==> wip/yarrow <==
// apb_uart
module apb_uart #(
    parameter SYSTEM_FREQUENCY = 50_000_000,
    parameter SAMPLING_RATE = 16
)(
    input pclk,  
    input preset_n,  
    input psel,
    input penable,
    input pwrite,
    input[11:0] paddr,
    input[3:0] pstrb,
    input[31:0] pwdata,
    output pready,
    output pslverr,
    output[31:0] prdata,
    output irq,
    output logic baud_o,
    output logic tick_rx, 
    input cts_n,
    input rx,
    output tx,
    output rts_n
);
Settings: LEC_CHECK=0, ABC_AREA=1, CAP_MARGIN=20, CORE_ASPECT_RATIO=0.72, CORE_MARGIN=2, CORE_UTILIZATION=72, CTS_CLUSTER_DIAMETER=374, CTS_CLUSTER_SIZE=10, PLACE_DENSITY=0.37, SETUP_SLACK_MARGIN=1.0, SLEW_MARGIN=20; clock period 3.37 ns.
run.sh (not shown) runs the stock make flow with config.mk's settings and CLKGATE_MAP_FILE=.
==> wip/delta (differences from wip/yarrow) <==
==> flow/config.mk (replaced) <==
export PLATFORM = sky130hd
export DESIGN_NAME = apb_uart
export DESIGN_NICKNAME = apb_uart
export VERILOG_FILES = /design/flow/design.v
export SDC_FILE = /design/flow/constraint.sdc
export NUM_CORES = 4
export LEC_CHECK = 0
export CAP_MARGIN = 20
export CORE_MARGIN = 2
export CORE_UTILIZATION = 70
export PLACE_DENSITY_LB_ADDON = 0.01
export SETUP_SLACK_MARGIN = 0.98
export SLEW_MARGIN = 20
==> qor summary <==
quantity                                            wip/delta      wip/yarrow
Status                                         finished clean  finished clean
Overall power of the completed layout                 19.6 mW         19.5 mW
Post-route insts no fill                                 3832            4635
Met1 global-route usage                                 47.1%           52.9%
Signal buffers share of area                            5.43%           4.05%
Yosys aoi share                                         9.81%           14.7%
Routed via count                                        25004           28721
Power dissipated by switching net loads               4.20 mW         4.12 mW
Multi-input gates                                        1982            2421
Slew at the pin with the worst max-slew slack        0.940 ns        0.960 ns
Cells after Synth                                        3020            3835
Setup Fix Bufs, Post-CTS                                   29               4
Post-layout min period                                2.51 ns         2.46 ns
Met2 wirelength from detailed routing                42000 um        40700 um
Core utilization before placement                       71.2%           73.0%
Dpl hpwl                                             56100 um        59700 um


==> job 8134: inputs <==
apb_uart again, from the RTL that the note above started with.
// apb_uart
module apb_uart #(
    parameter SYSTEM_FREQUENCY = 50_000_000,
    parameter SAMPLING_RATE = 16
)(
    input pclk,  
    input preset_n,  
    input psel,
    input penable,
    input pwrite,
    input[11:0] paddr,
    input[3:0] pstrb,
    input[31:0] pwdata,
    output pready,
    output pslverr,
    output[31:0] prdata,
    output irq,
    output logic baud_o,
    output logic tick_rx, 
    input cts_n,
    input rx,
    output tx,
    output rts_n
);
export LEC_CHECK = 0
export CAP_MARGIN = 20
export CORE_MARGIN = 2
export CORE_UTILIZATION = 72
export CTS_CLUSTER_SIZE = 62
export HOLD_SLACK_MARGIN = 0.13
export PLACE_DENSITY_LB_ADDON = 0.01
export SETUP_SLACK_MARGIN = 0.98
export SLEW_MARGIN = 20
create_clock -name core_clock -period 3.37 [get_ports {pclk}]
==> inputs of job 7718, as changes to job 8134 <==
ABC_AREA = 1   (was not set)
CTS_CLUSTER_SIZE = not set   (was 62)
HOLD_SLACK_MARGIN = not set   (was 0.13)
PLACE_DENSITY_LB_ADDON = not set   (was 0.01)
SETUP_SLACK_MARGIN = not set   (was 0.98)
==> flow/constraint.sdc (replaced) <==
create_clock -name core_clock -period 5.42 [get_ports {pclk}]
set_input_delay 1.0840 -clock core_clock [delete_from_list [all_inputs] [get_ports {pclk}]]
set_output_delay 1.0840 -clock core_clock [all_outputs]
set_load 0.01 [all_outputs]
==> results_dict.tcl <==
# metrics dict for downstream scripts
set metrics [dict create \
    outcome "timing/DRC/antenna clean" \
    drtPass1Iterations 9 \
    wl_met1_mm 33.6 \
    postPlaceCellArea_um2 34700 \
    power.total_uw 19900 \
    cp_slowest_cell "dfxtp_1" \
    dp_hpwl_mm 53.8 \
    n_all_inverters 69 \
    ir_drop_v 0.000590 \
    dr.first_iter.drc_count 3119 \
    finish.instance_area_um2 38800 \
    power.switching_uw 4240 \
    pg_seq_uw 10200 \
]
That was job 8134.
==> results_dict.tcl <==
# metrics dict for downstream scripts
set metrics [dict create \
    power.total_uw 12300 \
    ir_drop_v 0.000320 \
    postPlaceCellArea_um2 35200 \
    antenna_cells_inserted 0 \
    cp_slowest_cell "nor2_1" \
    power.switching_uw 2500 \
    n_all_inverters 454 \
    finish.instance_area_um2 37900 \
    dp_hpwl_mm 57.7 \
    drtPass1Iterations 8 \
    outcome "timing/DRC/antenna clean" \
    wl_met1_mm 34.8 \
    pg_seq_uw 6310 \
    cts.sinks 810 \
    dr.first_iter.drc_count 3321 \
]
That was job 7718.
No activity file was given, so power comes from the tool's default toggle rates.
